Design pipeline, start of the top module:
module pipeline(
input clk,
input rst_n,
input signed [8:0] x_in,
input signed [8:0] y_in,
input signed [31:0] phase_in,
input in_valid,
output signed [8:0] x_out,
output signed [8:0] y_out,
output signed [31:0] phase_out,
output out_valid
);
For scale: about 12000 cells after synthesis, about 100 I/O pins, roughly 0.11 mm² of cells after synthesis.
==> flow/config.mk <==
export PLATFORM = sky130hd
export DESIGN_NAME = pipeline
export DESIGN_NICKNAME = pipeline
export VERILOG_FILES = /design/flow/design.v
export SDC_FILE = /design/flow/constraint.sdc
export NUM_CORES = 4
export LEC_CHECK = 0
export CAP_MARGIN = 5
export CORE_ASPECT_RATIO = 0.98
export CORE_MARGIN = 2
export CORE_UTILIZATION = 72
export CTS_CLUSTER_DIAMETER = 106
export CTS_CLUSTER_SIZE = 28
export GPL_ROUTABILITY_DRIVEN = 0
export SETUP_SLACK_MARGIN = -0.28
export SLEW_MARGIN = 40
export TNS_END_PERCENT = 10
==> flow/constraint.sdc <==
create_clock -name core_clock -period 2.81 [get_ports {clk}]
set_input_delay 0.5620 -clock core_clock [delete_from_list [all_inputs] [get_ports {clk}]]
set_output_delay 0.5620 -clock core_clock [all_outputs]
set_load 0.01 [all_outputs]
run.sh (not shown) runs the stock make flow with config.mk's settings and CLKGATE_MAP_FILE=.
The baseline finished but failed the layout checks on setup timing.
Edit:
Settings changed: CAP_MARGIN 5 to 15, CORE_ASPECT_RATIO 0.98 to unset, CTS_CLUSTER_DIAMETER 106 to 356, CTS_CLUSTER_SIZE 28 to unset, GPL_ROUTABILITY_DRIVEN 0 to unset, SETUP_SLACK_MARGIN -0.28 to 0.72, SLEW_MARGIN 40 to 30, TNS_END_PERCENT 10 to unset.
Clock period 2.81 ns to 2.94 ns, I/O delays scaled along.
Now the flow aborted during 5_1_grt, error GRT-0232. Die size stays flat. Area after synthesis stays the same. Synthesized cell count does not change.
Edit:
Settings changed: ABC_AREA set to 1, CAP_MARGIN 15 to 20, CORE_UTILIZATION 72 to 40, CTS_CLUSTER_DIAMETER 356 to 188, GPL_TIMING_DRIVEN set to 0, PLACE_DENSITY_LB_ADDON set to 0.14, SETUP_SLACK_MARGIN 0.72 to unset, SLEW_MARGIN 30 to 20.
Clock period 2.94 ns to 10.0 ns, I/O delays scaled along.
What happened:
- With this change the flow finished with timing, DRC and antenna clean
- area after synthesis is higher by about a fifth
- die size is higher by well over a third
- synthesized cell count increases by well over a third
Edit:
Settings changed: ABC_AREA 1 to unset, CAP_MARGIN 20 to 5, CORE_ASPECT_RATIO set to 0.98, CORE_UTILIZATION 40 to 72, CTS_CLUSTER_DIAMETER 188 to 106, CTS_CLUSTER_SIZE set to 28, GPL_ROUTABILITY_DRIVEN set to 0, GPL_TIMING_DRIVEN 0 to unset, PLACE_DENSITY_LB_ADDON 0.14 to unset, SETUP_SLACK_MARGIN set to -0.28, SLEW_MARGIN 20 to 40, TNS_END_PERCENT set to 5.
Clock period 10.0 ns to 2.88 ns, I/O delays scaled along.
=>
- The changed run reached the layout checks and failed them: setup timing
- clock skew went down by 0.046 ns
- core utilization went up by 40 points
- wire length went down by 38%
- synthesized cell count went down by 45%
- worst setup slack got worse by 5.5 ns
Edit:
Settings changed: CAP_MARGIN 5 to 15, CORE_ASPECT_RATIO 0.98 to unset, CTS_CLUSTER_DIAMETER 106 to 77, CTS_CLUSTER_SIZE 28 to unset, GPL_ROUTABILITY_DRIVEN 0 to unset, HOLD_SLACK_MARGIN set to -0.06, SETUP_SLACK_MARGIN -0.28 to -0.22, SLEW_MARGIN 40 to 30, TNS_END_PERCENT 5 to unset.
Clock period 2.88 ns to 2.94 ns, I/O delays scaled along.
The changed run produced a layout that fails on setup timing; routed wire length rose by 11%; core utilization goes up by 2.6 points; fmax rises by 0.62%; cell count hardly moves; setup slack is better by 0.080 ns; non-clock buffer count drops by 242; global-route usage rose by 2.9 points.
Edit:
Settings changed: CAP_MARGIN 15 to 20, CTS_CLUSTER_DIAMETER 77 to unset, HOLD_SLACK_MARGIN -0.06 to unset, SETUP_SLACK_MARGIN -0.22 to 0.47, SLEW_MARGIN 30 to 20.
Clock period 2.94 ns to 4.08 ns, I/O delays scaled along.
Result:
- Now the flow passed the timing, DRC and antenna checks
- setup slack gains 0.90 ns
- wire length went down by 17%
- via count went down by about 10%
